==> flow/design.v (excerpt) <==
module pow_5_pipe
(
    input             clock,
    input      [17:0] n,
    output reg [17:0] n_pow_5
);
    reg [17:0] n_1, n_2, n_3;
    reg [17:0] n_pow_2, n_pow_3, n_pow_4;
    always @(posedge clock)
    begin
        n_1 <= n;
        n_2 <= n_1;
        n_3 <= n_2;
        n_pow_2 <= n * n;
        n_pow_3 <= n_pow_2 * n_1;
        n_pow_4 <= n_pow_3 * n_2;
        n_pow_5 <= n_pow_4 * n_3;
    end
endmodule
Size in the first run: about 2,300 cells after synthesis, about 120 flip-flops, about 0.021 mm² of cells after synthesis.
export LEC_CHECK = 0
export ABC_AREA = 0
export CAP_MARGIN = 40
export CORE_MARGIN = 2
export CORE_UTILIZATION = 71
export CTS_CLUSTER_SIZE = 41
export HOLD_SLACK_MARGIN = -0.1
export MAX_ROUTING_LAYER = met4
export PLACE_DENSITY = 0.62
export SETUP_SLACK_MARGIN = 0.19
export SLEW_MARGIN = 20
export TNS_END_PERCENT = 5
create_clock -name core_clock -period 4.24 [get_ports {clock}]
run.sh (not shown) runs the stock make flow with config.mk's settings and CLKGATE_MAP_FILE=.
The baseline produced a layout that fails on setup timing.
Rerun with:
- ABC_AREA: 0 -> 1
- CAP_MARGIN: 40 -> 20
- CORE_UTILIZATION: 71 -> 64
- CTS_CLUSTER_SIZE: 41 -> unset
- HOLD_SLACK_MARGIN: -0.1 -> unset
- PLACE_DENSITY: 0.62 -> unset
- SETUP_SLACK_MARGIN: 0.19 -> unset
- clock period: 4.24 -> 3.96 ns (I/O delays scaled with it)
Effect: The changed run completed, yet does not pass: setup timing. Area after synthesis came out higher by a little under a tenth. Final cell count rose by a quarter to a third. Die area went up by about a fifth.
Rerun with:
- ABC_AREA: 1 -> unset
- CORE_UTILIZATION: 64 -> 40
- SETUP_SLACK_MARGIN: unset -> 1.39
- TNS_END_PERCENT: 5 -> unset
- clock period: 3.96 -> 6.4 ns (I/O delays scaled with it)
Result:
- The new run produced a clean layout
- global-route usage is lower by 14 points
- non-clock buffer count is lower by 262
- synthesized cell count is lower by about 22%
- final area is lower by 12%
- area after synthesis is lower by 6.7%
- sequential cell count stays the same
- routed wire length is lower by about 16%
- setup slack gains 2.1 ns

Setup of v27:
Starting RTL as in the previous note.
==> flow/design.v (excerpt) <==
module pow_5_pipe
(
    input             clock,
    input      [17:0] n,
    output reg [17:0] n_pow_5
);
clock: 5.23 ns
lec_check: 0
cap_margin: 0
core_margin: 2
core_utilization: 72
cts_cluster_diameter: 85
place_density_lb_addon: 0.26
slew_margin: 20
Layout checks on v27: not met. Flow itself completed; violations: setup timing.
### v27 -> v28
# v27
export LEC_CHECK = 0
export CAP_MARGIN = 0
export CORE_MARGIN = 2
export CORE_UTILIZATION = 72
export CTS_CLUSTER_DIAMETER = 85
export PLACE_DENSITY_LB_ADDON = 0.26
export SLEW_MARGIN = 20
create_clock -name core_clock -period 5.23 [get_ports {clock}]
# v28
export LEC_CHECK = 0
export CAP_MARGIN = 20
export CORE_MARGIN = 2
export CORE_UTILIZATION = 72
export PLACE_DENSITY_LB_ADDON = 0.26
export SETUP_SLACK_MARGIN = 0.79
export SLEW_MARGIN = 20
create_clock -name core_clock -period 6.4 [get_ports {clock}]
--- outcome ---
v28 ran to completion and came out clean on the timing, design-rule and antenna checks. v28 ended with less final core area utilization than v27. Against v27, v28 reports a routability congestion estimate from global placement that is lower. v28 ends up with lower final non-filler cell total than v27 does. The endpoint arrival time on the critical path of v28 exceeds that of v27 by 220 ps.
Input changes introduced in v1 (baseline for comparison: v28):
# v28
export LEC_CHECK = 0
export CAP_MARGIN = 20
export CORE_MARGIN = 2
export CORE_UTILIZATION = 72
export PLACE_DENSITY_LB_ADDON = 0.26
export SETUP_SLACK_MARGIN = 0.79
export SLEW_MARGIN = 20
create_clock -name core_clock -period 6.4 [get_ports {clock}]
# v1
export LEC_CHECK = 0
export CAP_MARGIN = 20
export CORE_MARGIN = 2
export CORE_UTILIZATION = 40
export CTS_CLUSTER_DIAMETER = 212
export CTS_CLUSTER_SIZE = 100
export SLEW_MARGIN = 20
export TNS_END_PERCENT = 25
create_clock -name core_clock -period 6.4 [get_ports {clock}]
--- outcome ---
v1: fraction of area in non-clock buffers higher than v28. Delta (v1 minus v28): number of buffers created by CTS held steady. Against v28 as the reference, v1 delivers a lower fraction of the core area covered by cells at the end of the flow. v28 vs v1, critical-path cell with the highest stage delay: sky130_fd_sc_hd__fa_1 vs sky130_fd_sc_hd__clkdlybuf4s50_1. v1 against v28; sum of net half-perimeters after detailed placement is down slightly. Delta (v1 minus v28): total of clock buffers placed in the layout essentially unchanged; register cell area after layout moved down. Per the comparison of v1 with v28, via count down 4.9%, total routing usage reported by global routing down 17 points.

== before ==
Starting RTL as in the previous note.
make LEC_CHECK=0 CAP_MARGIN=20 CELL_PAD_IN_SITES_GLOBAL_PLACEMENT=3 CORE_ASPECT_RATIO=1.93 CORE_MARGIN=8 CORE_UTILIZATION=40 CTS_CLUSTER_DIAMETER=288 CTS_CLUSTER_SIZE=68 GPL_ROUTABILITY_DRIVEN=1 GPL_TIMING_DRIVEN=0 PLACE_DENSITY_LB_ADDON=0.09 SETUP_SLACK_MARGIN=0.51 SLEW_MARGIN=5 finish   # period 5.56 ns
Here is what was changed in the inputs of after compared with before.
- CTS_CLUSTER_DIAMETER no longer set, was 288
- CTS_CLUSTER_SIZE no longer set, was 68
- GPL_ROUTABILITY_DRIVEN no longer set, was 1
- SLEW_MARGIN now 20, was 5
- SETUP_SLACK_MARGIN no longer set, was 0.51
- CORE_UTILIZATION now 44, was 40
- CORE_MARGIN now 2, was 8
- CORE_ASPECT_RATIO no longer set, was 1.93
- CELL_PAD_IN_SITES_GLOBAL_PLACEMENT no longer set, was 3
- GPL_TIMING_DRIVEN no longer set, was 0
- PLACE_DENSITY_LB_ADDON no longer set, was 0.09
- the clock period (ns, I/O delays scaled along) now 6.25, was 5.56
Results
| worst setup slack | higher: after |. after against before: wire length of the first global-routing pass now sits lower, average detailed-routed wire length per instance now sits lower, largest fanout on the critical path now sits lower, final net count now sits lower.
